### run.sh
#!/bin/bash
# the make line also repeats each setting of config.mk as NAME=value (left out here)
make -C /OpenROAD-flow-scripts/flow DESIGN_CONFIG=/design/flow/config.mk WORK_HOME=/design/flow/orfs CLKGATE_MAP_FILE= finish
### config.mk
export PLATFORM = sky130hd
export DESIGN_NAME = top
export DESIGN_NICKNAME = top
export VERILOG_FILES = /design/flow/design.v
export SDC_FILE = /design/flow/constraint.sdc
export NUM_CORES = 4
export LEC_CHECK = 0
export CAP_MARGIN = 20
export CORE_MARGIN = 2
export CORE_UTILIZATION = 72
export CTS_CLUSTER_SIZE = 35
export HOLD_SLACK_MARGIN = 0.29
export PLACE_DENSITY = 0.7
export SETUP_SLACK_MARGIN = 1.7
export SLEW_MARGIN = 20
export TNS_END_PERCENT = 5
### constraint.sdc
create_clock -name core_clock -period 6.49 [get_ports {clk}]
set_input_delay 1.2980 -clock core_clock [delete_from_list [all_inputs] [get_ports {clk}]]
set_output_delay 1.2980 -clock core_clock [all_outputs]
set_load 0.01 [all_outputs]
### design.v
module top (
    input clk,                   
    input mode,                  
    input song,                  
    input plus,                  
    input minus,                 
    input rst,                   
    input set,                   
    input refer,                 
    input player1,               
    input player2,               
    output reg [8:0] rope,       
    output reg [1:0] sel,        
    output reg [1:0] ledr,       
    output reg [1:0] ledg,       
    output reg [1:0] ledb,       
    output reg [3:0] ledop,      
    output reg [7:0] segdata1,   
    output reg [7:0] segdata0,   
    output reg [7:0] seg,        
    output reg [7:0] sel8,       
    output reg ledplayer1,       
    output reg ledplayer2,       
    output reg buzzer,           
    output reg round_indicator_1, 
    output reg round_indicator_2 
);
wire playsong;                   
wire song_pulse;                 
wire mode_pulse;                 
wire plus_pulse;                 
wire minus_pulse;                
wire set_pulse;                  
wire refer_pulse;                
wire player1_pulse;              
wire player2_pulse;              
wire [1:0] led_slowgreen;        
wire [3:0] led_midyellow;        
wire [1:0] led_fastred;          
wire [8:0] led_rope_afk1;        
wire [1:0] led_win_afk1;         
wire [1:0] led_test_afk1;        
wire [8:0] led_rope_afk2;        
wire [1:0] led_win_afk2;         
wire [1:0] led_test_afk2;        
reg gameoverflag;                    
reg win1;                        
reg win2;                        
reg draw;                        
reg winflag_1;                   
reg winflag_2;                   
reg buzzerflag;                  
reg [1:0] modereg;               
reg [3:0] cycle;                 
reg [2:0] scan;                  
reg [3:0] score1;                
reg [3:0] score2;                
reg [3:0] win;                   
reg [3:0] now_round_reg1;        
reg [3:0] now_round_reg0;        
reg [7:0] secreg;                
reg [3:0] secreg1;               
reg [3:0] secreg0;               
reg [7:0] sec;                   
reg [3:0] sec1;                  
reg [3:0] sec0;                  
reg [4:0] now_round;             
reg [1:0] cntdownsec;            
reg [1:0] buzzer_gameover_1;     
reg [3:0] buzzer_gameover_8;     
reg [3:0] next_state;            
reg [3:0] current_state;         
reg [63:0] dispseg;              
reg [23:0] flick_cnt_1Hz;        
reg [23:0] flick_cnt_2Hz;        
reg [22:0] flick_cnt_4Hz_1;      
reg [22:0] flick_cnt_4Hz_2;      
reg [22:0] flick_cnt_4_33Hz;     
reg [23:0] buzzer_cnt_1Hz;       
reg [22:0] buzzer_cnt_4Hz;       
reg [25:0] buzzer_cnt_0_5Hz;     
reg [23:0] countdown_1Hz;        
reg [23:0] win_cnt_2Hz;          
parameter init              = 4'd0;
parameter time_set          = 4'd1;
parameter round_set         = 4'd2;
parameter finish_setting    = 4'd3;
parameter counting_down     = 4'd4;
parameter gaming            = 4'd5;
parameter check             = 4'd6;
parameter gameover          = 4'd7;
debounce mode_debounce (                               
    .clk (clk),
    .rst (rst),
    .key (mode),
    .key_pulse (mode_pulse)
);
debounce song_debounce (                               
    .clk (clk),
    .rst (rst),
    .key (song),
    .key_pulse (song_pulse)
);
debounce sec_plus_debounce (                               
    .clk (clk),
    .rst (rst),
    .key (plus),
    .key_pulse (plus_pulse)
);
debounce sec_minus_debounce (                               
    .clk (clk),
    .rst (rst),
    .key (minus),
    .key_pulse (minus_pulse)
);
debounce set_debounce (                               
    .clk (clk),
    .rst (rst),
    .key (set),
    .key_pulse (set_pulse)
);
debounce refer_debounce (                               
    .clk (clk),
    .rst (rst),
    .key (refer),
    .key_pulse (refer_pulse)
);
debounce player1_debounce (                               
    .clk (clk),
    .rst (rst),
    .key (player1),
    .key_pulse (player1_pulse)
);
debounce player2_debounce (                               
    .clk (clk),
    .rst (rst),
    .key (player2),
    .key_pulse (player2_pulse)
);
breath_led_slow greenslow (
    .clk(clk),
    .rst(rst),
    .ledslow1(led_slowgreen[0]),
    .ledslow2(led_slowgreen[1])
);
breath_led_mid yellowmid (
    .clk(clk),
    .rst(rst),
    .ledmid11(led_midyellow[0]),
    .ledmid12(led_midyellow[1]),
    .ledmid21(led_midyellow[2]),
    .ledmid22(led_midyellow[3])
);
breath_led_fast redfast (
    .clk(clk),
    .rst(rst),
    .ledfast1(led_fastred[0]),
    .ledfast2(led_fastred[1])
);
breath_led_afk1 afk1(
    .clk(clk),
    .rst(rst),
    .ledafkrope(led_rope_afk1),
    .ledafk1(led_win_afk1[0]),
    .ledafk2(led_win_afk1[1]),
    .ledafk3(led_test_afk1[0]),
    .ledafk4(led_test_afk1[1])
);
breath_led_afk2 afk2(
    .clk(clk),
    .rst(rst),
    .ledafkrope(led_rope_afk2),
    .ledafk1(led_win_afk2[0]),
    .ledafk2(led_win_afk2[1]),
    .ledafk3(led_test_afk2[0]),
    .ledafk4(led_test_afk2[1])
);
playsongs bgm(
    .clk(clk),
    .rst(gameoverflag),
    .song(song_pulse),
    .buzzer(playsong)
);
always @(posedge clk or negedge rst)
begin
    if(!rst)
    begin
        ledop[1] <= 0;
        current_state <= init;
    end
    else
    begin
        current_state <= next_state;
        ledop[1] <= 1;
    end
end
always @(posedge clk)
begin
    case(current_state)
    init:   next_state <= time_set;
    time_set:
    begin
        if(set_pulse)
        next_state <= round_set;
    end
    round_set:
    begin
        if(set_pulse)
        next_state <= finish_setting;
    end
    finish_setting:
    begin
        if(refer_pulse)
        next_state <= counting_down;
    end
    counting_down:
    begin
        if(cntdownsec == 0)
        next_state <= gaming;
    end
    gaming:
    begin
        if(secreg > 0)
        begin
            if(rope[0] || rope[8])
            next_state <= check;
        end
        else
        next_state<= check;
    end
    check:
    begin
        if((score1 == win)|| (score2 == win))
        next_state <= gameover;
        else
        begin
            if(refer_pulse)
            next_state <= counting_down;
        end
    end
    gameover:
    begin
        next_state <= gameover;
    end
    endcase
end
always @(posedge clk)
begin
    case(current_state)
    init:
    begin
        score1  <= 0;
        score2  <= 0;
        win1    <= 0;
        win2    <= 0;
        now_round<=1;
        draw    <= 0;
    end
    gaming:
    begin
        if      (rope[0])   begin win1 <= 1; win2 <= 0; end
        else if (rope[8])   begin win1 <= 0; win2 <= 1; end
        else if ((rope[0]||rope[1]||rope[2]||rope[3])&&(secreg == 0)) begin win1 <= 1; win2 <= 0; end
        else if ((rope[5]||rope[6]||rope[7]||rope[8])&&(secreg == 0)) begin win1 <= 0; win2 <= 1; end
        else if (rope[4]&&(secreg == 0)) begin draw <= 1; end
    end
    check:
    begin
        if      (win1)  begin score1 <= score1 + 1; now_round <= now_round + 1; win1 <= 0; end
        else if (win2)  begin score2 <= score2 + 1; now_round <= now_round + 1; win2 <= 0; end
        else if (draw)  begin now_round <= now_round + 1; draw <= 0; end
    end
    default:
    begin
        win1 <= 0;
        win2 <= 0;
    end
    endcase
end
always @(posedge clk)
begin
    case(current_state)
    init:
    begin
        ledr    <= 2'b00;
        ledg    <= 2'b11;
        ledb    <= 2'b11;
    end
    time_set:
    begin
    if(set_pulse)  
    begin
        ledr[1] <= 1;
        ledg[1] <= 0;
    end
    end
    round_set:
    begin
    if(set_pulse)  
    begin
        ledr[0] <= 1;
        ledg[0] <= 0;
    end  
    end
    finish_setting:
    begin
        if(refer_pulse)
        begin
            ledr <= 2'b11;
            ledg <= 2'b11;
            ledb <= 2'b11;
            flick_cnt_4Hz_1 <= 0;
        end
    end
    counting_down:
    begin
        if(flick_cnt_4Hz_1 >= 3_000)
        begin
            ledr <= ~ledr;
            ledg <= ~ledg;
            ledb <= ~ledb;
            flick_cnt_4Hz_1 <= 0;
        end
        else flick_cnt_4Hz_1 <= flick_cnt_4Hz_1 + 1;
        if(cntdownsec == 0)
        begin
            ledr <= 2'b11;
            ledg <= 2'b11;
            ledb <= 2'b11;
        end
    end
    gaming:
    begin
        if(rope[4])
        begin
            ledg[0] <= led_slowgreen[0];
            ledg[1] <= led_slowgreen[1];
            ledr[1] <= 1;
            ledr[0] <= 1;
        end
        else if(rope[2]||rope[3]||rope[5]||rope[6])
        begin
            ledg[0] <= led_midyellow[0];
            ledr[0] <= led_midyellow[1];
            ledg[1] <= led_midyellow[2];
            ledr[1] <= led_midyellow[3];
        end
        else if(rope[0]||rope[1]||rope[7]||rope[8])
        begin
            ledg[0] <= 1;
            ledg[1] <= 1;
            ledr[0] <= led_fastred[0];
            ledr[1] <= led_fastred[1];
        end
    end
    default:
    begin
        ledr    <= 2'b11;
        ledg    <= 2'b11;
        ledb    <= 2'b11;
        flick_cnt_4Hz_1 <= 0;
    end
    endcase
end
always @(posedge clk)
begin
    case(current_state)
    init:
    begin
        sec     <= 5;
        win     <= 1;
    end
    time_set:
    begin
        if(plus_pulse)  
        begin
            if (sec >= 95)
            sec <= 5;
            else
            sec <= sec + 5;
        end
        if(minus_pulse)  
        begin
            if (sec <= 5)
            sec <= 95;
            else
            sec <= sec - 5;
        end
    end
    round_set:
    begin
        if(plus_pulse)  
        begin
            if(win == 9) win <= 1;
            else win <= win + 1;
        end
        if(minus_pulse)  
        begin
            if(win == 1) win <= 9;
            else win <= win - 1;
        end
    end
    default: begin win <= win; end
    endcase
end
always @(posedge clk)
begin
    case(current_state)
    init:
    begin
        ledop[3] <= 1;
        ledop[2] <= 1;
        ledop[0] <= 1;
    end
    time_set:
    begin
        if(set) ledop[0] <= 1;
        else    ledop[0] <= 0;
        if(plus)ledop[2] <= 1;
        else    ledop[2] <= 0;
        if(minus)ledop[3] <= 1;
        else    ledop[3] <= 0;
    end
    round_set:
    begin
        if(set) ledop[0] <= 1;
        else    ledop[0] <= 0;
        if(plus)ledop[2] <= 1;
        else    ledop[2] <= 0;
        if(minus)ledop[3] <= 1;
        else    ledop[3] <= 0;
    end
    default:
    begin
        ledop[3] <= 1;
        ledop[2] <= 1;
        ledop[0] <= 1;
    end
    endcase
end
always @(posedge clk)
begin
    case(current_state)
    counting_down:
    begin
        if(flick_cnt_1Hz >= 12_000)
        begin
            cntdownsec <= cntdownsec - 1;
            flick_cnt_1Hz <= 0;
        end
        else flick_cnt_1Hz <= flick_cnt_1Hz + 1;
    end
    default:
    begin
        flick_cnt_1Hz <= 0;
        cntdownsec <= 3;
    end
    endcase
end
always @(posedge clk)
begin
    case(current_state)
    init: countdown_1Hz <= 0;
    counting_down:
    begin
        secreg <= sec;
    end
    gaming:
    begin
        if(countdown_1Hz >= 12_000)
        begin
            countdown_1Hz <= 0;
            secreg <= secreg - 1;
        end
        else countdown_1Hz <= countdown_1Hz + 1;
    end
    check:
    begin
        if(rope[0]||rope[8])    secreg <= secreg;
        if(secreg == 0)         secreg <= secreg;
    end
    endcase
end
always @(posedge clk)
begin
    if(current_state == init)
    begin
        sec1    <= 0;
        sec0    <= 0;
        secreg1 <= 0;
        secreg0 <= 0;
        now_round_reg1 <= 0;
        now_round_reg0 <= 0;
    end
    sec0 <= sec % 10;
    sec1 <= sec / 10;
    secreg0 <= secreg % 10;
    secreg1 <= secreg / 10;
    now_round_reg0 <= now_round % 10;
    now_round_reg1 <= now_round / 10;
end
always @(posedge clk)
begin
    case(current_state)
    init:
    begin
        sel <= 2'b11;
        flick_cnt_2Hz <= 0;
    end
    time_set:
    begin
        if(flick_cnt_2Hz>=6_000)
        begin
            sel <= ~sel;
            flick_cnt_2Hz <= 0;
        end
        else flick_cnt_2Hz <= flick_cnt_2Hz + 1;
    end
    round_set:
    begin
    sel[0] <= 1;
    if(flick_cnt_2Hz>=6_000)
        begin
            sel[1] <= ~sel[1];
            flick_cnt_2Hz <= 0;
        end
    else flick_cnt_2Hz <= flick_cnt_2Hz + 1;
    end
    finish_setting: sel <= 2'b00;
    counting_down: sel <= 2'b10;
    gaming: sel <= 2'b00;
    endcase
end
always @(posedge clk)
begin
    case(current_state)
    init: dispseg <= 64'h0;
    time_set:
    begin
    case(sec0)
        0: segdata0 <= 8'h3f;
        5: segdata0 <= 8'h6d;
    endcase
    case(sec1)
        0: segdata1 <= 8'h3f;
        1: segdata1 <= 8'h06;
        2: segdata1 <= 8'h5b;
        3: segdata1 <= 8'h4f;
        4: segdata1 <= 8'h66;
        5: segdata1 <= 8'h6d;
        6: segdata1 <= 8'h7d;
        7: segdata1 <= 8'h07;
        8: segdata1 <= 8'h7f;
        9: segdata1 <= 8'h6f;
    endcase
    end
    round_set:
    begin
    case(win)
        1: segdata1 <= 8'h06;
        2: segdata1 <= 8'h5b;
        3: segdata1 <= 8'h4f;
        4: segdata1 <= 8'h66;
        5: segdata1 <= 8'h6d;
        6: segdata1 <= 8'h7d;
        7: segdata1 <= 8'h07;
        8: segdata1 <= 8'h7f;
        9: segdata1 <= 8'h6f;
    endcase
    end
    finish_setting:
    begin
    case(sec0)
        0: segdata0 <= 8'h3f;
        5: segdata0 <= 8'h6d;
    endcase
    case(sec1)
        0: segdata1 <= 8'h3f;
        1: segdata1 <= 8'h06;
        2: segdata1 <= 8'h5b;
        3: segdata1 <= 8'h4f;
        4: segdata1 <= 8'h66;
        5: segdata1 <= 8'h6d;
        6: segdata1 <= 8'h7d;
        7: segdata1 <= 8'h07;
        8: segdata1 <= 8'h7f;
        9: segdata1 <= 8'h6f;
    endcase
    case(win)
    1:
    begin
        dispseg[63:56] <= 8'h06;     
        dispseg[55:48] <= 8'h40;     
        dispseg[47:40] <= 8'h3f;     
        dispseg[39:32] <= 8'h3f;     
        dispseg[31:24] <= 8'h3f;     
        dispseg[23:16] <= 8'h40;     
        dispseg[15:8]  <= 8'h40;     
        dispseg[7:0]   <= 8'h3f;     
    end
    2:
    begin
        dispseg[63:56] <= 8'h5b;     
        dispseg[55:48] <= 8'h40;     
        dispseg[47:40] <= 8'h3f;     
        dispseg[39:32] <= 8'h3f;     
        dispseg[31:24] <= 8'h3f;     
        dispseg[23:16] <= 8'h40;     
        dispseg[15:8]  <= 8'h40;     
        dispseg[7:0]   <= 8'h3f;     
    end
    3:
    begin
        dispseg[63:56] <= 8'h4f;     
        dispseg[55:48] <= 8'h40;     
        dispseg[47:40] <= 8'h3f;     
        dispseg[39:32] <= 8'h3f;     
        dispseg[31:24] <= 8'h3f;     
        dispseg[23:16] <= 8'h40;     
        dispseg[15:8]  <= 8'h40;     
        dispseg[7:0]   <= 8'h3f;     
    end
    4:
    begin
        dispseg[63:56] <= 8'h66;     
        dispseg[55:48] <= 8'h40;     
        dispseg[47:40] <= 8'h3f;     
        dispseg[39:32] <= 8'h3f;     
        dispseg[31:24] <= 8'h3f;     
        dispseg[23:16] <= 8'h40;     
        dispseg[15:8]  <= 8'h40;     
        dispseg[7:0]   <= 8'h3f;     
    end
    5:
    begin
        dispseg[63:56] <= 8'h6d;     
        dispseg[55:48] <= 8'h40;     
        dispseg[47:40] <= 8'h3f;     
        dispseg[39:32] <= 8'h3f;     
        dispseg[31:24] <= 8'h3f;     
        dispseg[23:16] <= 8'h40;     
        dispseg[15:8]  <= 8'h40;     
        dispseg[7:0]   <= 8'h3f;     
    end
    6:
    begin
        dispseg[63:56] <= 8'h7d;     
        dispseg[55:48] <= 8'h40;     
        dispseg[47:40] <= 8'h3f;     
        dispseg[39:32] <= 8'h3f;     
        dispseg[31:24] <= 8'h3f;     
        dispseg[23:16] <= 8'h40;     
        dispseg[15:8]  <= 8'h40;     
        dispseg[7:0]   <= 8'h3f;     
    end
    7:
    begin
        dispseg[63:56] <= 8'h07;     
        dispseg[55:48] <= 8'h40;     
        dispseg[47:40] <= 8'h3f;     
        dispseg[39:32] <= 8'h3f;     
        dispseg[31:24] <= 8'h3f;     
        dispseg[23:16] <= 8'h40;     
        dispseg[15:8]  <= 8'h40;     
        dispseg[7:0]   <= 8'h3f;     
    end
    8:
    begin
        dispseg[63:56] <= 8'h7f;     
        dispseg[55:48] <= 8'h40;     
        dispseg[47:40] <= 8'h3f;     
        dispseg[39:32] <= 8'h3f;     
        dispseg[31:24] <= 8'h3f;     
        dispseg[23:16] <= 8'h40;     
        dispseg[15:8]  <= 8'h40;     
        dispseg[7:0]   <= 8'h3f;     
    end
    9:
    begin
        dispseg[63:56] <= 8'h6f;     
        dispseg[55:48] <= 8'h40;     
        dispseg[47:40] <= 8'h3f;     
        dispseg[39:32] <= 8'h3f;     
        dispseg[31:24] <= 8'h3f;     
        dispseg[23:16] <= 8'h40;     
        dispseg[15:8]  <= 8'h40;     
        dispseg[7:0]   <= 8'h3f;     
    end
    endcase
    end
    counting_down:
    begin
    case(now_round_reg1)
        0: dispseg[47:40] <=8'h3f;
        1: dispseg[47:40] <=8'h06;
        2: dispseg[47:40] <=8'h5b;
        3: dispseg[47:40] <=8'h4f;
        4: dispseg[47:40] <=8'h66;
        5: dispseg[47:40] <=8'h6d;
        6: dispseg[47:40] <=8'h7d;
        7: dispseg[47:40] <=8'h07;
        8: dispseg[47:40] <=8'h7f;
        9: dispseg[47:40] <=8'h6f;
    endcase
    case(now_round_reg0)
        0: dispseg[39:32] <=8'h3f;
        1: dispseg[39:32] <=8'h06;
        2: dispseg[39:32] <=8'h5b;
        3: dispseg[39:32] <=8'h4f;
        4: dispseg[39:32] <=8'h66;
        5: dispseg[39:32] <=8'h6d;
        6: dispseg[39:32] <=8'h7d;
        7: dispseg[39:32] <=8'h07;
        8: dispseg[39:32] <=8'h7f;
        9: dispseg[39:32] <=8'h6f;
    endcase
    case(cntdownsec)   
        3: segdata0 <= 8'h4f;
        2: segdata0 <= 8'h5b;
        1: segdata0 <= 8'h06;
        0: segdata0 <= 8'h3f;
    endcase
    end
    gaming:
    begin
    case(secreg0)
        0: segdata0 <= 8'h3f;
        1: segdata0 <= 8'h06;
        2: segdata0 <= 8'h5b;
        3: segdata0 <= 8'h4f;
        4: segdata0 <= 8'h66;
        5: segdata0 <= 8'h6d;
        6: segdata0 <= 8'h7d;
        7: segdata0 <= 8'h07;
        8: segdata0 <= 8'h7f;
        9: segdata0 <= 8'h6f;
    endcase
    case(secreg1)
        0: segdata1 <= 8'h3f;
        1: segdata1 <= 8'h06;
        2: segdata1 <= 8'h5b;
        3: segdata1 <= 8'h4f;
        4: segdata1 <= 8'h66;
        5: segdata1 <= 8'h6d;
        6: segdata1 <= 8'h7d;
        7: segdata1 <= 8'h07;
        8: segdata1 <= 8'h7f;
        9: segdata1 <= 8'h6f;
    endcase
    end
    check:
    begin
    case(score1)
        0: dispseg[31:24] <= 8'h3f;
        1: dispseg[31:24] <= 8'h06;
        2: dispseg[31:24] <= 8'h5b;
        3: dispseg[31:24] <= 8'h4f;
        4: dispseg[31:24] <= 8'h66;
        5: dispseg[31:24] <= 8'h6d;
        6: dispseg[31:24] <= 8'h7d;
        7: dispseg[31:24] <= 8'h07;
        8: dispseg[31:24] <= 8'h7f;
        9: dispseg[31:24] <= 8'h6f;
    endcase
    case(score2)
        0: dispseg[7 : 0] <= 8'h3f;
        1: dispseg[7 : 0] <= 8'h06;
        2: dispseg[7 : 0] <= 8'h5b;
        3: dispseg[7 : 0] <= 8'h4f;
        4: dispseg[7 : 0] <= 8'h66;
        5: dispseg[7 : 0] <= 8'h6d;
        6: dispseg[7 : 0] <= 8'h7d;
        7: dispseg[7 : 0] <= 8'h07;
        8: dispseg[7 : 0] <= 8'h7f;
        9: dispseg[7 : 0] <= 8'h6f;
    endcase
    end
    gameover:
    begin
    if(score1 == win)
    begin
        dispseg[63:56] <= 8'h7d;
        dispseg[55:48] <= 8'h7d;
        dispseg[47:40] <= 8'h7d;
        dispseg[39:32] <= 8'h7d;
        dispseg[31:24] <= 8'h38;
        dispseg[23:16] <= 8'h3f;
        dispseg[15:8]  <= 8'h6d;
        dispseg[7:0]   <= 8'h79;
    end
    if(score2 == win)
    begin
        dispseg[63:56] <= 8'h38;
        dispseg[55:48] <= 8'h3f;
        dispseg[47:40] <= 8'h6d;
        dispseg[39:32] <= 8'h79;
        dispseg[31:24] <= 8'h7d;
        dispseg[23:16] <= 8'h7d;
        dispseg[15:8]  <= 8'h7d;
        dispseg[7:0]   <= 8'h7d;
    end
    end
    endcase
end
always @(posedge clk)
begin
    if(current_state >= finish_setting)
    begin
        scan <= scan + 1;
        case(scan)
        3'd0: begin sel8 <= 8'b1111_1110; seg <= dispseg[7:0]; end
        3'd1: begin sel8 <= 8'b1111_1101; seg <= dispseg[15:8]; end
        3'd2: begin sel8 <= 8'b1111_1011; seg <= dispseg[23:16]; end
        3'd3: begin sel8 <= 8'b1111_0111; seg <= dispseg[31:24]; end
        3'd4: begin sel8 <= 8'b1110_1111; seg <= dispseg[39:32]; end
        3'd5: begin sel8 <= 8'b1101_1111; seg <= dispseg[47:40]; end
        3'd6: begin sel8 <= 8'b1011_1111; seg <= dispseg[55:48]; end
        3'd7: begin sel8 <= 8'b0111_1111; seg <= dispseg[63:56]; end
        endcase
    end
    else sel8 <= 8'b1111_1111;
    if(current_state == init)
    begin
        scan <= 0;
        seg  <= 8'h00;
    end
end
always @(posedge clk)
begin
    case(current_state)
    init:
    begin
        flick_cnt_4_33Hz <= 0;
        cycle <= 1;
        winflag_2 <= 0;
        flick_cnt_4Hz_2 <= 0;
        rope <= 9'b0000_0_0000;
    end
    time_set:
    begin
        if      (modereg == 2'b00) rope <= led_rope_afk1;
        else if (modereg == 2'b01)
        begin
            rope[8:5] <= led_rope_afk2[8:5];
            rope[3:0] <= led_rope_afk2[3:0];
            rope[4] <= led_rope_afk2[4];
        end
        else if (modereg == 2'b10) rope <= 9'b1111_1_1111;
        else if (modereg == 2'b11) rope <= 9'b0000_0_0000;
    end
    round_set:
    begin
        if      (modereg == 2'b00) rope <= led_rope_afk1;
        else if (modereg == 2'b01)
        begin
            rope[8:5] <= led_rope_afk2[8:5];
            rope[3:0] <= led_rope_afk2[3:0];
            rope[4] <= led_rope_afk2[4];
        end
        else if (modereg == 2'b10) rope <= 9'b1111_1_1111;
        else if (modereg == 2'b11) rope <= 9'b0000_0_0000;
    end
    finish_setting: rope <= 9'b0000_0_0000;
    counting_down:
    begin
        if (flick_cnt_4_33Hz >= 2_769)
        begin
            cycle <= cycle + 1;
            flick_cnt_4_33Hz <= 0;
        end
        else flick_cnt_4_33Hz <= flick_cnt_4_33Hz + 1;
        case(cycle)
            1: rope <= 9'b1000_0_0001;
            2: rope <= 9'b0100_0_0010;
            3: rope <= 9'b0010_0_0100;
            4: rope <= 9'b0001_0_1000;
            5: rope <= 9'b0000_1_0000;
            6: rope <= 9'b0001_0_1000;
            7: rope <= 9'b0010_0_0100;
            8: rope <= 9'b0100_0_0010;
            9: rope <= 9'b1000_0_0001;
            10:rope <= 9'b0100_0_0010;
            11:rope <= 9'b0010_0_0100;
            12:rope <= 9'b0001_0_1000;
            13:rope <= 9'b0000_1_0000;
        endcase
    end
    gaming:
    begin
        if(player1_pulse) rope <= {rope[7:0],rope[8]};
        if(player2_pulse) rope <= {rope[0],rope[8:1]};
    end
    check:
    begin
        if((score1==win || score2==win )) winflag_2 <= 1;
        rope <= rope;
        flick_cnt_4_33Hz <= 0;
        cycle <= 1;
    end
    gameover:
    begin
        if((score1==win || score2==win ) && (winflag_2 == 1))
        begin
            rope <= 9'b0101_0_1010;
            winflag_2 <= 0;
        end
        if(flick_cnt_4Hz_2 >= 3_000)
        begin
            rope <= ~rope;
            flick_cnt_4Hz_2 <= 0;
        end
        else flick_cnt_4Hz_2 <= flick_cnt_4Hz_2 + 1;
    end
    default:
    begin
        flick_cnt_4_33Hz <= 0;
        cycle <= 1;
    end
    endcase
end
always @(posedge clk)
begin
    case(current_state)
    time_set:
    begin
        if(set_pulse||plus_pulse||minus_pulse||buzzerflag)
        begin
            if(buzzer_cnt_4Hz <= 1_500)
            begin
                buzzerflag <= 1;
                buzzer <= 1;
                buzzer_cnt_4Hz <= buzzer_cnt_4Hz + 1;
            end
            else
            begin
                buzzerflag <= 0;
                buzzer <= 0;
                buzzer_cnt_4Hz <= 0;
            end
        end
    end
    round_set:
    begin
        if(plus_pulse||minus_pulse||buzzerflag)
        begin
            if(buzzer_cnt_4Hz <= 1_500)
            begin
                buzzerflag <= 1;
                buzzer <= 1;
                buzzer_cnt_4Hz <= buzzer_cnt_4Hz + 1;
            end
            else
            begin
                buzzerflag <= 0;
                buzzer <= 0;
                buzzer_cnt_4Hz <= 0;
            end
        end
        if(set_pulse) buzzerflag <= 1;
    end
    finish_setting:
    begin
        if(buzzer_cnt_4Hz <= 1_500 && buzzerflag == 1)
        begin
            buzzerflag <= 1;
            buzzer <= 1;
            buzzer_cnt_4Hz <= buzzer_cnt_4Hz + 1;
        end
        else
        begin
            buzzerflag <= 0;
            buzzer <= 0;
            buzzer_cnt_4Hz <= 0;
        end
    end
    counting_down:
    begin
        if(buzzer_cnt_1Hz >= 6_000)
        begin
            buzzer <= ~buzzer;
            buzzer_cnt_1Hz <= 0;
        end
        else buzzer_cnt_1Hz <= buzzer_cnt_1Hz + 1;
    end
    check:
    begin
        if((score1==win || score2==win )) winflag_1 <= 1;
        if(buzzer_cnt_4Hz >= 1_500 && buzzer_gameover_8 < 8)
        begin
            buzzer <= ~buzzer;
            buzzer_cnt_4Hz <= 0;
            buzzer_gameover_8 <= buzzer_gameover_8 + 1;
        end
        else buzzer_cnt_4Hz <= buzzer_cnt_4Hz + 1;
    end
    gameover:
    begin
        if((score1==win || score2==win ) && (winflag_1 == 1))
        begin
            buzzer <= ~buzzer;
            winflag_1 <= 0;
        end
        if(buzzer_cnt_0_5Hz >= 24_000 && buzzer_gameover_1 < 1)
        begin
            buzzer <= ~buzzer;
            buzzer_cnt_0_5Hz <= 0;
            gameoverflag <= 1;
            buzzer_gameover_1 <= buzzer_gameover_1 + 1;
        end
        else buzzer_cnt_0_5Hz <= buzzer_cnt_0_5Hz + 1;
        if(buzzer_gameover_1 == 1)  buzzer <= playsong;
    end
    default:
    begin
        buzzer <= 0;
        buzzer_gameover_8 <= 0;
        buzzer_gameover_1 <= 0;
        buzzer_cnt_4Hz <= 0;
        buzzer_cnt_0_5Hz <= 0;
        winflag_1 <= 0;
        buzzerflag <= 0;
        gameoverflag <= 0;
    end 
    endcase
    if(current_state == init) buzzer_cnt_1Hz <= 0;
end
always @(posedge clk) 
begin
    case(current_state)
    time_set:
    begin
        if(modereg == 2'b00)
        begin
            ledplayer1 <= led_win_afk1[0];  
            ledplayer2 <= led_win_afk1[1];
        end
        else if(modereg == 2'b01)
        begin
            ledplayer1 <= led_win_afk2[0];  
            ledplayer2 <= led_win_afk2[1];
        end
        else if(modereg == 2'b10)
        begin
            ledplayer1 <= 1;  
            ledplayer2 <= 1;
        end
        else if(modereg == 2'b11)
        begin
            ledplayer1 <= 0;  
            ledplayer2 <= 0;
        end
    end
    round_set:
    begin
        if(modereg == 2'b00)
        begin
            ledplayer1 <= led_win_afk1[0];  
            ledplayer2 <= led_win_afk1[1];
        end
        else if(modereg == 2'b01)
        begin
            ledplayer1 <= led_win_afk2[0];  
            ledplayer2 <= led_win_afk2[1];
        end
        else if(modereg == 2'b10)
        begin
            ledplayer1 <= 1;  
            ledplayer2 <= 1;
        end
        else if(modereg == 2'b11)
        begin
            ledplayer1 <= 0;  
            ledplayer2 <= 0;
        end
    end
    check:
    begin
        if(win_cnt_2Hz >= 3_000)
        begin
            win_cnt_2Hz <= 0;
            if(rope[0]||rope[1]||rope[2]||rope[3])
            ledplayer1 <= ~ledplayer1;
            if(rope[5]||rope[6]||rope[7]||rope[8])
            ledplayer2 <= ~ledplayer2;
        end
        else win_cnt_2Hz <= win_cnt_2Hz + 1;
    end
    gameover:
    begin
        if(win_cnt_2Hz >= 3_000)
        begin
            win_cnt_2Hz <= 0;
            if(score1 == win)
            ledplayer1 <= ~ledplayer1;
            if(score2 == win)
            ledplayer2 <= ~ledplayer2;
        end
        else win_cnt_2Hz <= win_cnt_2Hz + 1;
    end
    default:
    begin
        ledplayer1 <= 0;
        ledplayer2 <= 0;
        win_cnt_2Hz <= 0;
    end
    endcase
end
always @(posedge clk)
begin
    case(current_state)
    time_set:
    begin
        if(modereg == 2'b00)
        begin
            round_indicator_1 <= led_test_afk1[0];
            round_indicator_2 <= led_test_afk1[1];
        end
        else if(modereg == 2'b01)
        begin
            round_indicator_1 <= led_test_afk2[0];
            round_indicator_2 <= led_test_afk2[1];
        end
        else if(modereg == 2'b10)
        begin
            round_indicator_1 <= 1;
            round_indicator_2 <= 1;
        end
        else if(modereg == 2'b11)
        begin
            round_indicator_1 <= 0;
            round_indicator_2 <= 0;
        end
    end
    round_set:
    begin
        if(modereg == 2'b00)
        begin
            round_indicator_1 <= led_test_afk1[0];
            round_indicator_2 <= led_test_afk1[1];
        end
        else if(modereg == 2'b01)
        begin
            round_indicator_1 <= led_test_afk2[0];
            round_indicator_2 <= led_test_afk2[1];
        end
        else if(modereg == 2'b10)
        begin
            round_indicator_1 <= 1;
            round_indicator_2 <= 1;
        end
        else if(modereg == 2'b11)
        begin
            round_indicator_1 <= 0;
            round_indicator_2 <= 0;
        end
    end
    default:
    begin
        round_indicator_1 <= 0;
        round_indicator_2 <= 0;
    end
    endcase
end
always @(posedge clk or negedge rst)
begin
    if(!rst) modereg <= 2'b00;
    else if(mode_pulse) modereg <= modereg + 1;
end
endmodule
module debounce (clk,rst,key,key_pulse);
parameter       N  =  1;                       
input             clk;
input             rst;
input 	[N-1:0]   key;                         
output  [N-1:0]   key_pulse;                   
reg     [N-1:0]   key_rst_pre;                 
reg     [N-1:0]   key_rst;                     
wire    [N-1:0]   key_edge;                    
always @(posedge clk or negedge rst)
begin
    if (!rst) begin
        key_rst <= {N{1'b1}};                 
        key_rst_pre <= {N{1'b1}};
    end
    else begin
        key_rst <= key;                      
        key_rst_pre <= key_rst;              
    end    
end
assign key_edge = key_rst_pre & (~key_rst); 
reg	[7:0]	  cnt;                        
always @(posedge clk or negedge rst)
begin
    if(!rst)
        cnt <= 8'h0;
    else if(key_edge)
        cnt <= 8'h0;
    else
        cnt <= cnt + 1'h1;
end  
reg     [N-1:0]   key_sec_pre;                 
reg     [N-1:0]   key_sec;                    
always @(posedge clk or negedge rst)
begin
    if (!rst) 
        key_sec <= {N{1'b1}};                
    else if (cnt==8'hff)
        key_sec <= key;  
end
always @(posedge clk or negedge rst)
begin
    if (!rst)
        key_sec_pre <= {N{1'b1}};
    else                   
        key_sec_pre <= key_sec;             
end      
assign key_pulse = key_sec_pre & (~key_sec);     
endmodule
module breath_led_slow(clk,rst,ledslow1,ledslow2);
input clk;             	 
input rst;             	 
output reg ledslow1;     
output reg ledslow2;
reg [24:0] cnt1;       	 
reg [24:0] cnt2;       	 
reg flag;              	 
parameter   CNT_NUM = 40;	 
always@(posedge clk or negedge rst) begin 
	if(!rst) begin
		cnt1<=13'd0;
		end 
	else begin
		if(cnt1>=CNT_NUM-1) 
			cnt1<=1'b0;
		else 
			cnt1<=cnt1+1'b1; 
		end
	end
always@(posedge clk or negedge rst) begin 
	if(!rst) begin
		cnt2<=13'd0;
		flag<=1'b0;
	end 
	else begin
		if(cnt1==CNT_NUM-1) begin	 
			if(!flag) begin       	 
				if(cnt2>=CNT_NUM-1)	 
					flag<=1'b1;
				else
					cnt2<=cnt2+1'b1;
			end 
			else begin           	 
				if(cnt2<=0)          
					flag<=1'b0;
				else 
					cnt2<=cnt2-1'b1;
			end
		end
	else cnt2<=cnt2;   	 
	ledslow1 <= (cnt1<cnt2)?1'b0:1'b1;
	ledslow2 <= (cnt2<cnt1)?1'b0:1'b1;
	end
end
endmodule
module breath_led_mid(clk,rst,ledmid11,ledmid12,ledmid21,ledmid22);
input clk;             	 
input rst;             	 
output reg ledmid11;     
output reg ledmid12;
output reg ledmid21;
output reg ledmid22;
reg [24:0] cnt1;       	 
reg [24:0] cnt2;       	 
reg flag;              	 
parameter   CNT_NUM = 24;	 
always@(posedge clk or negedge rst) begin 
	if(!rst) begin
		cnt1<=13'd0;
		end 
	else begin
		if(cnt1>=CNT_NUM-1) 
			cnt1<=1'b0;
		else 
			cnt1<=cnt1+1'b1; 
		end
	end
always@(posedge clk or negedge rst) begin 
	if(!rst) begin
		cnt2<=13'd0;
		flag<=1'b0;
	end 
	else begin
		if(cnt1==CNT_NUM-1) begin	 
			if(!flag) begin       	 
				if(cnt2>=CNT_NUM-1)	 
					flag<=1'b1;
				else
					cnt2<=cnt2+1'b1;
			end 
			else begin           	 
				if(cnt2<=0)          
					flag<=1'b0;
				else 
					cnt2<=cnt2-1'b1;
			end
		end
	else cnt2<=cnt2;   	 
	ledmid11 <= (cnt1<cnt2)?1'b0:1'b1;
	ledmid12 <= ledmid11;
	ledmid21 <= (cnt2<cnt1)?1'b0:1'b1;
	ledmid22 <= ledmid21;
	end
end
endmodule
module breath_led_fast(clk,rst,ledfast1,ledfast2);
input clk;             	 
input rst;             	 
output reg ledfast1;     
output reg ledfast2;
reg [24:0] cnt1;       	 
reg [24:0] cnt2;       	 
reg flag;              	 
parameter   CNT_NUM = 15;	 
always@(posedge clk or negedge rst) begin 
	if(!rst) begin
		cnt1<=13'd0;
		end 
	else begin
		if(cnt1>=CNT_NUM-1) 
			cnt1<=1'b0;
		else 
			cnt1<=cnt1+1'b1; 
		end
	end
always@(posedge clk or negedge rst) begin 
	if(!rst) begin
		cnt2<=13'd0;
		flag<=1'b0;
	end 
	else begin
		if(cnt1==CNT_NUM-1) begin	 
			if(!flag) begin       	 
				if(cnt2>=CNT_NUM-1)	 
					flag<=1'b1;
				else
					cnt2<=cnt2+1'b1;
			end 
			else begin           	 
				if(cnt2<=0)          
					flag<=1'b0;
				else 
					cnt2<=cnt2-1'b1;
			end
		end
	else cnt2<=cnt2;   	 
	ledfast1 <= (cnt1<cnt2)?1'b0:1'b1;
	ledfast2 <= (cnt2<cnt1)?1'b0:1'b1;
	end
end
endmodule
module breath_led_afk1(clk,rst,ledafkrope,ledafk1,ledafk2,ledafk3,ledafk4);
input clk;             	 
input rst;             	 
output reg [8:0] ledafkrope;     
output reg ledafk1;
output reg ledafk2;
output reg ledafk3;
output reg ledafk4;
reg [24:0] cnt1;       	 
reg [24:0] cnt2;       	 
reg flag;              	 
parameter   CNT_NUM = 40;	 
always@(posedge clk or negedge rst) begin 
	if(!rst) begin
		cnt1<=13'd0;
		end 
	else begin
		if(cnt1>=CNT_NUM-1) 
			cnt1<=1'b0;
		else 
			cnt1<=cnt1+1'b1; 
		end
	end
always@(posedge clk or negedge rst) begin 
	if(!rst) begin
		cnt2<=13'd0;
		flag<=1'b0;
	end 
	else begin
		if(cnt1==CNT_NUM-1) begin	 
			if(!flag) begin       	 
				if(cnt2>=CNT_NUM-1)	 
					flag<=1'b1;
				else
					cnt2<=cnt2+1'b1;
			end 
			else begin           	 
				if(cnt2<=0)          
					flag<=1'b0;
				else 
					cnt2<=cnt2-1'b1;
			end
		end
	else cnt2<=cnt2;   	 
	ledafkrope[8] <= (cnt1<cnt2)?1'b0:1'b1;
	ledafkrope[7] <= (cnt1<cnt2)?1'b0:1'b1;
	ledafkrope[6] <= (cnt1<cnt2)?1'b0:1'b1;
	ledafkrope[5] <= (cnt1<cnt2)?1'b0:1'b1;
	ledafkrope[4] <= (cnt1<cnt2)?1'b0:1'b1;
	ledafkrope[3] <= (cnt1<cnt2)?1'b0:1'b1;
	ledafkrope[2] <= (cnt1<cnt2)?1'b0:1'b1;
	ledafkrope[1] <= (cnt1<cnt2)?1'b0:1'b1;
	ledafkrope[0] <= (cnt1<cnt2)?1'b0:1'b1;
	ledafk1 <= (cnt1<cnt2)?1'b0:1'b1;
	ledafk2 <= (cnt1<cnt2)?1'b0:1'b1;
	ledafk3 <= (cnt1<cnt2)?1'b0:1'b1;
	ledafk4 <= (cnt1<cnt2)?1'b0:1'b1;
	end
end
endmodule
module breath_led_afk2(clk,rst,ledafkrope,ledafk1,ledafk2,ledafk3,ledafk4);
input clk;             	 
input rst;             	 
output reg [8:0] ledafkrope;     
output reg ledafk1;
output reg ledafk2;
output reg ledafk3;
output reg ledafk4;
reg [24:0] cnt1;       	 
reg [24:0] cnt2;       	 
reg flag;              	 
parameter   CNT_NUM = 40;	 
always@(posedge clk or negedge rst) begin 
	if(!rst) begin
		cnt1<=13'd0;
		end 
	else begin
		if(cnt1>=CNT_NUM-1) 
			cnt1<=1'b0;
		else 
			cnt1<=cnt1+1'b1; 
		end
	end
always@(posedge clk or negedge rst) begin 
	if(!rst) begin
		cnt2<=13'd0;
		flag<=1'b0;
	end 
	else begin
		if(cnt1==CNT_NUM-1) begin	 
			if(!flag) begin       	 
				if(cnt2>=CNT_NUM-1)	 
					flag<=1'b1;
				else
					cnt2<=cnt2+1'b1;
			end 
			else begin           	 
				if(cnt2<=0)          
					flag<=1'b0;
				else 
					cnt2<=cnt2-1'b1;
			end
		end
	else cnt2<=cnt2;   	 
	ledafkrope[8] <= (cnt1<cnt2)?1'b0:1'b1;
	ledafkrope[7] <= (cnt1<cnt2)?1'b0:1'b1;
	ledafkrope[6] <= (cnt1<cnt2)?1'b0:1'b1;
	ledafkrope[5] <= (cnt1<cnt2)?1'b0:1'b1;
	ledafkrope[4] <= (cnt1>cnt2)?1'b0:1'b1;
	ledafkrope[3] <= (cnt1<cnt2)?1'b0:1'b1;
	ledafkrope[2] <= (cnt1<cnt2)?1'b0:1'b1;
	ledafkrope[1] <= (cnt1<cnt2)?1'b0:1'b1;
	ledafkrope[0] <= (cnt1<cnt2)?1'b0:1'b1;
	ledafk1 <= (cnt1>cnt2)?1'b0:1'b1;
	ledafk2 <= (cnt1>cnt2)?1'b0:1'b1;
	ledafk3 <= (cnt1>cnt2)?1'b0:1'b1;
	ledafk4 <= (cnt1>cnt2)?1'b0:1'b1;
	end
end
endmodule
module playsongs(
    input clk,
    input rst,
    input song,
    output reg buzzer
);
parameter   N_sil= 440,  
            N_do = 458,  
            N_re = 408,  
            N_mi = 364,  
            N_fa = 343,  
            N_so = 306,  
            N_la = 272,  
            N_si = 243,  
            stoptime= 11,
            dotime  = 13,
            retime  = 14,
            mitime  = 16,
            fatime  = 17,
            sotime  = 19,
            latime  = 22,
            sitime  = 24;
reg [16:0]	cnt0;	     
reg [10:0]	cnt1;	     
reg	[6 :0]	cnt2;	     
reg	[16:0]	pre_set;	 
wire[16:0]	pre_div;	 
reg	[10:0]	cishu;	     
wire[10:0]	cishu_div;	 
reg [1: 0]  flag;	     
reg	[6 :0]	YINFU;	     
always @(posedge clk or negedge rst)
begin
    if(!rst)        flag <= 2'b00;
    else if(song)   flag <= flag + 1;
end
always @(posedge clk or negedge rst)
begin
    if(!rst)                YINFU <= 66;
    else if(flag == 2'b00)  YINFU <= 66;
    else if(flag == 2'b01)  YINFU <= 48;
    else if(flag == 2'b10)  YINFU <= 36;
    else                    YINFU <= 1;
end
always @(posedge clk or negedge rst)
begin
    if(!rst)                    cnt0 <= 0;
    else if(flag == 2'b11)      cnt0 <= 0;
    else if(song)               cnt0 <= 0;
    else
    begin
        if(cnt0 == pre_set - 1) cnt0 <= 0;
        else                    cnt0 <= cnt0 + 1;
    end
end
always @(posedge clk or negedge rst)
begin
    if(!rst)                    cnt1 <= 0;
    else if(flag == 2'b11)      cnt1 <= 0;
    else if(song)               cnt1 <= 0;
    else
    begin
        if(cnt0 == pre_set - 1)
        begin
            if(cnt1 == cishu)   cnt1 <= 0;
            else                cnt1 <= cnt1 + 1;
        end
    end
end
always @(posedge clk or negedge rst)
begin
    if(!rst)                        cnt2 <= 0;
    else if(flag == 2'b11)          cnt2 <= 0;
    else if(song)                   cnt2 <= 0;
    else
    begin
        if(cnt1 == cishu && cnt0 == pre_set - 1)
        begin
            if(cnt2 == YINFU - 1)   cnt2 <= 0;
            else                    cnt2 <= cnt2 + 1;
        end
    end
end
always @(*)
begin
    case(pre_set)
        N_sil:cishu<= stoptime;
        N_do:cishu <= dotime;
        N_re:cishu <= retime;
        N_mi:cishu <= mitime;
        N_fa:cishu <= fatime;
        N_so:cishu <= sotime;
        N_la:cishu <= latime;
        N_si:cishu <= sitime;
        default:cishu <= stoptime;
    endcase
end
always @(*)
begin
    if(flag == 2'b00)
    begin
        case(cnt2)	 
            0 : pre_set <= N_mi;
            1 : pre_set <= N_mi;
            2 : pre_set <= N_fa;
            3 : pre_set <= N_so;
            4 : pre_set <= N_so;
            5 : pre_set <= N_fa;
            6 : pre_set <= N_mi;
            7 : pre_set <= N_re;
            8 : pre_set <= N_do;
            9 : pre_set <= N_do;
            10: pre_set <= N_re;
            11: pre_set <= N_mi;            
            12: pre_set <= N_mi;
            13: pre_set <= N_re;
            14: pre_set <= N_re;
            15: pre_set <= N_sil;
            16: pre_set <= N_mi;
            17: pre_set <= N_mi;
            18: pre_set <= N_fa;
            19: pre_set <= N_so;
            20: pre_set <= N_so;
            21: pre_set <= N_fa;
            22: pre_set <= N_mi;
            23: pre_set <= N_re;
            24: pre_set <= N_do;
            25: pre_set <= N_do;
            26: pre_set <= N_re;
            27: pre_set <= N_mi;
            28: pre_set <= N_re;
            29: pre_set <= N_do;
            30: pre_set <= N_do;
            31: pre_set <= N_sil;
            32: pre_set <= N_re;
            33: pre_set <= N_re;
            34: pre_set <= N_mi;
            35: pre_set <= N_do;
            36: pre_set <= N_re;
            37: pre_set <= N_mi;
            38: pre_set <= N_fa;
            39: pre_set <= N_mi;
            40: pre_set <= N_do;
            41: pre_set <= N_re;
            42: pre_set <= N_mi;
            43: pre_set <= N_fa;
            44: pre_set <= N_mi;
            45: pre_set <= N_re;
            46: pre_set <= N_do;
            47: pre_set <= N_re;
            48: pre_set <= N_so;
            49: pre_set <= N_sil;
            50: pre_set <= N_mi;
            51: pre_set <= N_mi;
            52: pre_set <= N_fa;
            53: pre_set <= N_so;
            54: pre_set <= N_so;
            55: pre_set <= N_fa;
            56: pre_set <= N_mi;
            57: pre_set <= N_re;
            58: pre_set <= N_do;
            59: pre_set <= N_do;
            60: pre_set <= N_re;
            61: pre_set <= N_mi;
            62: pre_set <= N_re;
            63: pre_set <= N_do;
            64: pre_set <= N_do;
            65: pre_set <= N_sil;
            default: pre_set <= N_sil;
        endcase
    end
    else if (flag == 2'b01)
    begin
        case(cnt2)	 
            0 : pre_set <= N_do;
            1 : pre_set <= N_do;
            2 : pre_set <= N_so;
            3 : pre_set <= N_so;
            4 : pre_set <= N_la;
            5 : pre_set <= N_la;
            6 : pre_set <= N_so;
            7 : pre_set <= N_sil;
            8 : pre_set <= N_fa;
            9 : pre_set <= N_fa;
            10: pre_set <= N_mi;
            11: pre_set <= N_mi;
            12: pre_set <= N_re;
            13: pre_set <= N_re;
            14: pre_set <= N_do;
            15: pre_set <= N_sil;
            16: pre_set <= N_so;
            17: pre_set <= N_so;
            18: pre_set <= N_fa;
            19: pre_set <= N_fa;
            20: pre_set <= N_mi;
            21: pre_set <= N_mi;
            22: pre_set <= N_re;
            23: pre_set <= N_sil;
            24: pre_set <= N_so;
            25: pre_set <= N_so;
            26: pre_set <= N_fa;
            27: pre_set <= N_fa;
            28: pre_set <= N_mi;
            29: pre_set <= N_mi;
            30: pre_set <= N_re;
            31: pre_set <= N_sil;
            32: pre_set <= N_do;
            33: pre_set <= N_do;
            34: pre_set <= N_so;
            35: pre_set <= N_so;
            36: pre_set <= N_la;
            37: pre_set <= N_la;
            38: pre_set <= N_so;
            39: pre_set <= N_sil;
            40: pre_set <= N_fa;
            41: pre_set <= N_fa;
            42: pre_set <= N_mi;
            43: pre_set <= N_mi;
            44: pre_set <= N_re;
            45: pre_set <= N_re;
            46: pre_set <= N_do;
            47: pre_set <= N_sil;
            default: pre_set <= N_sil;
        endcase
    end
    else if (flag == 2'b10)
    begin
        case(cnt2)	 
            0 : pre_set <= N_do;
            1 : pre_set <= N_re;
            2 : pre_set <= N_mi;
            3 : pre_set <= N_do;
            4 : pre_set <= N_do;
            5 : pre_set <= N_re;
            6 : pre_set <= N_mi;
            7 : pre_set <= N_do;
            8 : pre_set <= N_mi;
            9 : pre_set <= N_fa;
            10: pre_set <= N_so;
            11: pre_set <= N_sil;
            12: pre_set <= N_mi;
            13: pre_set <= N_fa;
            14: pre_set <= N_so;
            15: pre_set <= N_sil;
            16: pre_set <= N_so;
            17: pre_set <= N_la;
            18: pre_set <= N_so;
            19: pre_set <= N_fa;
            20: pre_set <= N_mi;
            21: pre_set <= N_do;
            22: pre_set <= N_so;
            23: pre_set <= N_la;
            24: pre_set <= N_so;
            25: pre_set <= N_fa;
            26: pre_set <= N_mi;
            27: pre_set <= N_do;
            28: pre_set <= N_re;
            29: pre_set <= N_so;
            30: pre_set <= N_do;
            31: pre_set <= N_sil;
            32: pre_set <= N_re;
            33: pre_set <= N_so;
            34: pre_set <= N_do;
            35: pre_set <= N_sil;
            default: pre_set <= N_sil;
        endcase
    end
    else    pre_set <= N_sil;
end
assign pre_div = pre_set / 2;
assign cishu_div = cishu * 4 / 5;
always @(posedge clk or negedge rst)
begin
    if(!rst)                    buzzer <= 0;
    else if(pre_set != N_sil)
    begin
        if(cnt1 < cishu_div)
        begin
            if(cnt0 < pre_div)  buzzer <= 0;
            else                buzzer <= 1;
        end
        else                    buzzer <= 0;
    end
    else                        buzzer <= 0;
end
endmodule
==> impl_metrics.py, run 1 <==
# Flow results
metrics = {
    "die": {
        "die.size.y_um": 261,
        "rows": 94,
        "core_um2": 65500,
        "die_area_um2": 67900,
        "ioPinCount": 68,
        "fp_util_pct": 72.3,
        "die_w_um": 261,
    },
    "yosys": {
        "adder_share_pct": 10.0,
        "syn_inst": 4893,
        "ys_sh_mux_pct": 1.29,
        "ys_area_um2": 47400,
        "avgSynthCellArea_um2": 9.68,
        "synth_flops": 824,
        "ys_sh_simple_pct": 18.0,
        "async_flop_share_pct": 48.7,
        "aoi_share_pct": 14.1,
        "ys_cells": 4893,
        "edf_count": 328,
        "synth.distinct_cells": 92,
        "ys_warn_count": 8,
        "top_cells_by_count": "514 x nor2_1, 370 x nand2_1, 368 x dfrtp_1, 368 x ha_1, 328 x edfxtp_1",
        "ys_seq_share_pct": 46.1,
        "top_cell": "nor2_1",
        "netlist_area_um2": 47400,
        "ys_sh_xor_pct": 6.77,
        "yosysTopAreaCell": "edfxtp_1",
        "synthTopCellsByArea": "edfxtp_1 21%, dfrtp_1 19%, ha_1 9.7%",
        "ff_type": "dfrtp_1",
        "top_logic_kind": "simple AND/OR/NAND/NOR gates",
        "top_cell_area_share_pct": 20.8,
    },
    "route": {
        "routed_via_density": 6.12,
        "drt-initial-drc-count": 3221,
        "firstDrtPassIters": 6,
        "drt_wl_total_um": 109000,
        "post_drt_wl_per_cell_um": 17.8,
        "drc_errors": 0,
        "route.vias.total": 37269,
        "ant_nets": 0,
    },
    "clock_tree": {
        "h-tree-depth": 3,
        "clock_path_buffers": 3,
        "clock_latency_ps": 640,
        "cts_made_buffers": 86,
        "clockRootBuffer": "clkbuf_16",
        "clock_sinks": 824,
        "tritoncts": "done",
        "clk_pin_slew_ps": 60,
    },
    "sta": {
        "tightest_slew_ps": 1100,
        "rsz0062_at_grt": "true",
        "max_freq_mhz": 183,
        "slew_headroom_pct": 26.4,
        "final_max_slew_viol_count": 0,
        "fin_crit_ps": 5460,
        "fin_crit_sh_pct": 84.2,
        "fin_ws_ps": 1030,
        "setup_violations": 0,
        "hold_viol": 0,
        "fin_setup_tns_ps": 0,
        "skew_ps": 28.4,
    },
    "worst_setup_path": {
        "path_depth": 26,
        "crit_family": "AND-OR/OR-AND gates",
        "crit_top_cell": "buf_4",
        "timing.rr.start": "bgm.cnt2[1]",
        "crit_path_max_fanout": 6,
        "critPathMaxStageDelay_ps": 550,
        "crit_type": "register to register",
        "crit_arrival_ps": 6010,
        "cp-start-kind": "register",
        "slowest_stage": "dfrtp_4",
        "path_buffers": 8,
        "worstSetupEndpoint": "bgm.buzzer",
        "worstSetupStartpoint": "bgm.cnt2[1]",
        "r2r_cells": 26,
        "r2r_end": "bgm.buzzer",
        "critPathCaptureType": "register",
        "required_ps": 7040,
        "r2r_setup_slack_ps": 1030,
    },
    "worst_hold_path": {
        "holdPathStages": 0,
        "hold_end": "sec_minus_debounce.key_rst_pre",
        "hp-start": "sec_minus_debounce.key_rst",
        "min_path_type": "register to register",
    },
    "pwr": {
        "p_switching_mw": 5.84,
        "power_leader": "registers",
        "vdd_drop_max_uv": 234,
        "clkPwrFrac_pct": 29.4,
        "pg_seq_mw": 8.02,
        "p_leak_nw": 22.2,
        "swShare_pct": 33.4,
        "p_per_area_nw_per_um2": 328,
        "powerComb_mw": 4.32,
        "p_clk_mw": 5.14,
        "combPwrFrac_pct": 24.7,
        "seq_power_share_pct": 45.9,
        "internal_power_mw": 11.6,
    },
    "placed_design": {
        "place.port_buffers": 64,
        "pre_cts_slack_ps": 468,
        "gp_congestion": 0.935,
        "place.detailed.hpwl_um": 73600,
    },
    "global_route": {
        "grt_max_degree": 91,
        "grt_pass1_wl_um": 178000,
        "overflow": 0,
        "antenna_found_initial": 0,
        "grt_pass1_vias": 36538,
        "track_usage_pct": 31.8,
    },
    "layout": {
        "final_nets": 5537,
        "area_delta_synth_final_pct": 12.6,
    },
    "job": {
        "max-cap-violations": 0,
        "tool_warnings": 103,
    },
    "status": {
        "status": "timing/DRC/antenna clean",
    },
}
==> per-stage QoR <==
step / util (%) / cells / hold slack, ps / power [mW] / cell area, um2
2_1_floorplan: - / 5068 / 354 / 10.7 / 48200
3_3_place_gp: 75.8 / 5870 / 355 / 12.0 / 49600
3_5_place_dp: 75.8 / 5871 / 358 / 12.3 / 49600
4_1_cts: 81.0 / 6069 / 354 / 17.5 / 53100
5_1_grt: 81.4 / 6091 / 355 / 18.3 / 53300
6_report: 81.4 / 6094 / 348 / 17.5 / 53300
==> layer usage <==
| layer | vias to the layer above | wire, um | GRT usage [%] | share of wire, % |
|---|---|---|---|---|
| met5 | - | 0 | 0 | 0 |
| met4 | 0 | 3390 | 10.9 | 3.1 |
| met3 | 272 | 6120 | 4.19 | 5.6 |
| met2 | 1206 | 53300 | 55.2 | 49 |
| met1 | 17881 | 45800 | 41.1 | 42 |
| li1 | 17910 | - | - | - |
==> cell type report <==
type	instances	area, um2
Sequential cell	824	21800
Antenna cell	3	7.51
Fill cell	4061	12200
Clock inverter	29	370
Multi-Input combinational cell	3777	24800
Clock buffer	132	2560
Timing Repair Buffer	174	1530
Tap cell	864	1080
Inverter	291	1110
==> repair_timing <==
item	in CTS	in global routing
endpoints found under the setup margin	30	24
buffers inserted	37	22
hold buffers	0	0
gates resized	56	23
pin swaps	26	30
==> run 2: changes to the inputs <==
Settings changed: CAP_MARGIN 20 to 5, CTS_CLUSTER_SIZE 35 to 41, HOLD_SLACK_MARGIN 0.29 to 0.27, PLACE_DENSITY 0.7 to not set, PLACE_DENSITY_LB_ADDON set to 0.0, SETUP_SLACK_MARGIN 1.7 to 0.12, TNS_END_PERCENT 5 to not set.
Clock period 6.49 ns to 5.33 ns, I/O delays scaled along.
==> run 2 against run 1 <==
Highest routed layer is now met5. Sequential share of layout area fell by 0.065 points. Non-clock buffer count rose by 14. Sequential power rose by 22%. First-iteration DRC count rose by 2.7%. Hold slack improved by 5.0 ps.
==> impl_metrics.py, run 2 <==
# Flow results
metrics = {
    "global_route": {
        "grt_max_degree": 126,
        "overflow": 0,
        "antenna_found_initial": 2,
        "grt_pass1_vias": 36190,
        "grt_pass1_wl_um": 176000,
        "track_usage_pct": 31.5,
    },
    "clock_tree": {
        "cts_hold_buf": 0,
        "clock_latency_ps": 630,
        "clock_sinks": 824,
        "clk_pin_slew_ps": 60,
        "clockRootBuffer": "clkbuf_16",
        "clock_path_buffers": 3,
        "tritoncts": "done",
        "cts_made_buffers": 86,
        "h-tree-depth": 3,
    },
    "route": {
        "met2_length_um": 51900,
        "wl_met3_um": 6090,
        "drc_errors": 0,
        "routed_via_density": 6.09,
        "num_antenna_cells": 0,
        "drt_wl_total_um": 107000,
        "ant_nets": 0,
        "post_drt_wl_per_cell_um": 17.5,
        "route.vias.total": 37144,
        "routed.top_layer": "met5",
        "firstDrtPassIters": 7,
        "met1_length_um": 45600,
        "drt-initial-drc-count": 3307,
    },
    "sta": {
        "worst_hold_slack_ps": 353,
        "fin_setup_tns_ps": 0,
        "skew_ps": 30.5,
        "tightest_slew_ps": 1090,
        "rsz0062_at_grt": "true",
        "setup_violations": 0,
        "final_max_slew_viol_count": 0,
        "fin_crit_sh_pct": 97.2,
        "fin_crit_ps": 5180,
        "slew_headroom_pct": 27.2,
        "hold_viol": 0,
        "max_freq_mhz": 193,
    },
    "die": {
        "die_area_um2": 67900,
        "die_w_um": 261,
        "rows": 94,
        "die.size.y_um": 261,
        "core_um2": 65500,
        "fp_util_pct": 72.3,
        "ioPinCount": 68,
    },
    "yosys": {
        "top_cells_by_count": "514 x nor2_1, 370 x nand2_1, 368 x dfrtp_1, 368 x ha_1, 328 x edfxtp_1",
        "ff_type": "dfrtp_1",
        "top_cell": "nor2_1",
        "top_cell_area_share_pct": 20.8,
        "syn_inst": 4893,
        "avgSynthCellArea_um2": 9.68,
        "synthTopCellsByArea": "edfxtp_1 21%, dfrtp_1 19%, ha_1 9.7%",
        "ys_sh_simple_pct": 18.0,
        "ys_cells": 4893,
        "ys_sh_mux_pct": 1.29,
        "edf_count": 328,
        "aoi_share_pct": 14.1,
        "ys_seq_share_pct": 46.1,
        "ys_sh_xor_pct": 6.77,
        "async_flop_share_pct": 48.7,
        "ys_warn_count": 8,
        "top_logic_kind": "simple AND/OR/NAND/NOR gates",
        "netlist_area_um2": 47400,
        "synth_flops": 824,
        "adder_share_pct": 10.0,
        "yosysTopAreaCell": "edfxtp_1",
        "ys_area_um2": 47400,
        "synth.distinct_cells": 92,
    },
    "worst_setup_path": {
        "crit_path_max_fanout": 7,
        "crit_type": "register to register",
        "cp-start-kind": "register",
        "crit_top_cell": "nand2_2",
        "r2r_end": "bgm.buzzer",
        "crit_arrival_ps": 5740,
        "worstSetupStartpoint": "bgm.cnt2[0]",
        "r2r_cells": 27,
        "path_buffers": 2,
        "required_ps": 5890,
        "critPathCaptureType": "register",
        "worstSetupEndpoint": "bgm.buzzer",
        "timing.rr.start": "bgm.cnt2[0]",
        "slowest_stage": "dfrtp_2",
        "r2r_setup_slack_ps": 150,
        "crit_family": "AND-OR/OR-AND gates",
        "critPathMaxStageDelay_ps": 480,
        "path_depth": 27,
    },
    "worst_hold_path": {
        "holdPathStages": 0,
        "hold_end": "set_debounce.key_sec_pre",
        "min_path_type": "register to register",
        "hp-start": "set_debounce.key_sec",
    },
    "pwr": {
        "clkPwrFrac_pct": 29.6,
        "p_per_area_nw_per_um2": 399,
        "combPwrFrac_pct": 24.5,
        "pg_seq_mw": 9.77,
        "swShare_pct": 33.1,
        "internal_power_mw": 14.3,
        "p_leak_nw": 22.3,
        "seq_power_share_pct": 45.8,
        "vdd_drop_max_uv": 302,
        "power_leader": "registers",
        "powerComb_mw": 5.23,
        "p_clk_mw": 6.32,
        "p_switching_mw": 7.06,
    },
    "job": {
        "max-cap-violations": 0,
        "tool_warnings": 102,
    },
    "placed_design": {
        "gp_congestion": 0.952,
        "place.port_buffers": 64,
        "place.detailed.hpwl_um": 73800,
    },
    "layout": {
        "final_nets": 5551,
        "area_delta_synth_final_pct": 12.7,
        "combGateArea_um2": 24800,
        "fillers": 4119,
        "regArea_um2": 21800,
    },
    "status": {
        "status": "timing/DRC/antenna clean",
    },
}
==> run 2: per-stage QoR <==
stage                     util [%]  total power [mW]  setup slack, ps  area [um2]  instances
after detailed placement      76.4              14.9             -163       50000       5921
after global routing          81.5              22.4             -155       53400       6104
after CTS                     81.3              21.3              120       53200       6093
after floorplan                  -              13.1             -118       48200       5068
after global placement        76.4              14.7             -131       50000       5921
final                         81.5              21.3              151       53400       6104
==> run 2: layout make-up <==
class                   instances  area share, %
clock inverters                42           1.00
clock buffers                 118           4.64
flip-flops and latches        824           40.9
repair buffers                188           3.05
inverters                     291           2.07
well taps                     864           2.02
multi-input cells            3777           46.3
==> run 2: what timing repair did <==
action	in CTS	in global routing
gates cloned	0	0
pin swaps	23	23
buffers inserted	12	11
resized	25	21
setup endpoints to repair	1	1
==> run 2: per-layer routing <==
metal	GRT usage (%)	up-vias
li1	-	17934
met4	10.4	2
met2	53.9	1203
met5	0	-
met1	41.6	17749
met3	4.37	256
==> run 3: changes to the inputs <==
Settings changed: CAP_MARGIN 5 to 20, CORE_UTILIZATION 72 to 64, CTS_CLUSTER_SIZE 41 to not set, HOLD_SLACK_MARGIN 0.27 to not set, PLACE_DENSITY_LB_ADDON 0.0 to not set, SETUP_SLACK_MARGIN 0.12 to not set.
Clock period 5.33 ns to 4.56 ns, I/O delays scaled along.
==> run 3 against run 2 <==
The layout now fails its checks (negative setup slack). Flip-flop count stayed put. First-iteration DRC count is 29% lower. Cell area is 2.3% higher.
==> impl_metrics.py, run 3 <==
# Flow results
metrics = {
    "sta": {
        "fin_crit_sh_pct": 115,
        "hold_viol": 0,
        "fin_ws_ps": -703,
        "fin_crit_ps": 5260,
        "skew_ps": 28.8,
        "setup_violations": 36,
        "tightest_slew_ps": 1010,
        "rsz0062_at_grt": "true",
        "max_freq_mhz": 190,
        "worst_hold_slack_ps": 281,
        "fin_setup_tns_ps": -18850,
        "final_max_slew_viol_count": 0,
        "slew_headroom_pct": 32.1,
    },
    "pwr": {
        "combPwrFrac_pct": 24.8,
        "power_leader": "registers",
        "powerComb_mw": 6.21,
        "internal_power_mw": 16.8,
        "p_leak_nw": 23.0,
        "p_switching_mw": 8.22,
        "seq_power_share_pct": 45.2,
        "p_per_area_nw_per_um2": 458,
        "p_clk_mw": 7.50,
        "pg_seq_mw": 11.3,
        "vdd_drop_max_uv": 349,
        "clkPwrFrac_pct": 30.0,
        "swShare_pct": 32.9,
    },
    "yosys": {
        "edf_count": 328,
        "async_flop_share_pct": 48.7,
        "top_cell": "nor2_1",
        "ys_sh_simple_pct": 18.0,
        "yosysTopAreaCell": "edfxtp_1",
        "ys_cells": 4893,
        "avgSynthCellArea_um2": 9.68,
        "adder_share_pct": 10.0,
        "ys_warn_count": 8,
        "ff_type": "dfrtp_1",
        "top_logic_kind": "simple AND/OR/NAND/NOR gates",
        "ys_seq_share_pct": 46.1,
        "syn_inst": 4893,
        "ys_sh_mux_pct": 1.29,
        "synth.distinct_cells": 92,
        "synth_flops": 824,
        "top_cell_area_share_pct": 20.8,
        "top_cells_by_count": "514 x nor2_1, 370 x nand2_1, 368 x dfrtp_1, 368 x ha_1, 328 x edfxtp_1",
        "netlist_area_um2": 47400,
        "synthTopCellsByArea": "edfxtp_1 21%, dfrtp_1 19%, ha_1 9.7%",
        "aoi_share_pct": 14.1,
        "ys_area_um2": 47400,
        "ys_sh_xor_pct": 6.77,
    },
    "layout": {
        "final_nets": 5679,
        "regArea_um2": 21800,
        "final_cells": 6329,
        "combGateArea_um2": 24800,
        "area_delta_synth_final_pct": 15.3,
        "fillers": 5306,
    },
    "clock_tree": {
        "cts_hold_buf": 0,
        "cts_made_buffers": 87,
        "clockRootBuffer": "clkbuf_16",
        "tritoncts": "done",
        "clk_pin_slew_ps": 60,
        "clock_path_buffers": 3,
        "h-tree-depth": 3,
        "clock_sinks": 824,
        "clock_latency_ps": 650,
    },
    "worst_setup_path": {
        "crit_path_max_fanout": 7,
        "critPathCaptureType": "register",
        "path_buffers": 9,
        "r2r_cells": 32,
        "worstSetupEndpoint": "bgm.buzzer",
        "path_depth": 32,
        "required_ps": 5070,
        "crit_family": "AND-OR/OR-AND gates",
        "crit_top_cell": "buf_4",
        "slowest_stage": "dfrtp_2",
        "worstSetupStartpoint": "bgm.cnt2[0]",
        "crit_arrival_ps": 5780,
        "r2r_setup_slack_ps": -700,
        "crit_type": "register to register",
        "critPathMaxStageDelay_ps": 440,
        "timing.rr.start": "bgm.cnt2[0]",
        "cp-start-kind": "register",
        "r2r_end": "bgm.buzzer",
    },
    "route": {
        "num_antenna_cells": 0,
        "routed_via_density": 5.81,
        "drt_wl_total_um": 106000,
        "ant_nets": 0,
        "route.vias.total": 36796,
        "post_drt_wl_per_cell_um": 16.8,
        "drc_errors": 0,
        "drt-initial-drc-count": 2356,
        "firstDrtPassIters": 26,
    },
    "placed_design": {
        "place.detailed.hpwl_um": 75700,
        "pre_cts_slack_ps": -1040,
        "place.port_buffers": 64,
        "dp.cells": 6131,
        "gp_congestion": 0.926,
    },
    "global_route": {
        "overflow": 0,
        "grt_pass1_wl_um": 177000,
        "grt_max_degree": 95,
        "antenna_found_initial": 1,
        "track_usage_pct": 27.7,
        "grt_pass1_vias": 36202,
    },
    "die": {
        "die_w_um": 276,
        "ioPinCount": 68,
        "rows": 99,
        "die_area_um2": 76200,
        "fp_util_pct": 64.8,
        "core_um2": 73100,
        "die.size.y_um": 276,
    },
    "worst_hold_path": {
        "min_path_type": "primary input to asynchronous set/reset pin",
    },
    "status": {
        "status": "complete, but fails checks",
        "so_faults": "negative setup slack",
    },
    "job": {
        "max-cap-violations": 0,
        "tool_warnings": 103,
    },
}
run 3: layer usage:
layer  up-vias  track usage, %  part of all wire [%]
li1      18169               -                     -
met5         -               0                     0
met1     17595            37.6                    45
met3       192            3.16                   3.9
met4         0            7.89                   2.6
met2       840            47.3                    48
run 3: cell type report:
cell class                 instances  share of cell area (%)
multi-input combinational       3777                    45.4
sequential                       824                    39.9
timing repair buffer             315                    4.85
clock buffer                     111                    4.32
tap                              959                    2.20
inverter                         291                    2.02
clock inverter                    52                    1.25
run 3: repair_timing:
item                                    in CTS  in global routing
resized                                     41                 43
pin swaps                                   26                 24
endpoints found under the setup margin       4                 36
cloned                                       0                  2
setup buffers                               26                  8
run 3: stage by stage:
step | cell area, um2 | power (mW) | utilization [%]
finish | 54700 | 25.0 | 74.8
CTS | 54400 | 25.1 | 74.5
global route | 54700 | 26.3 | 74.8
detailed placement | 51000 | 17.5 | 69.8
floorplan | 48200 | 15.3 | -
global placement | 51000 | 17.3 | 69.8
Power is estimated from default activity; no workload was simulated.
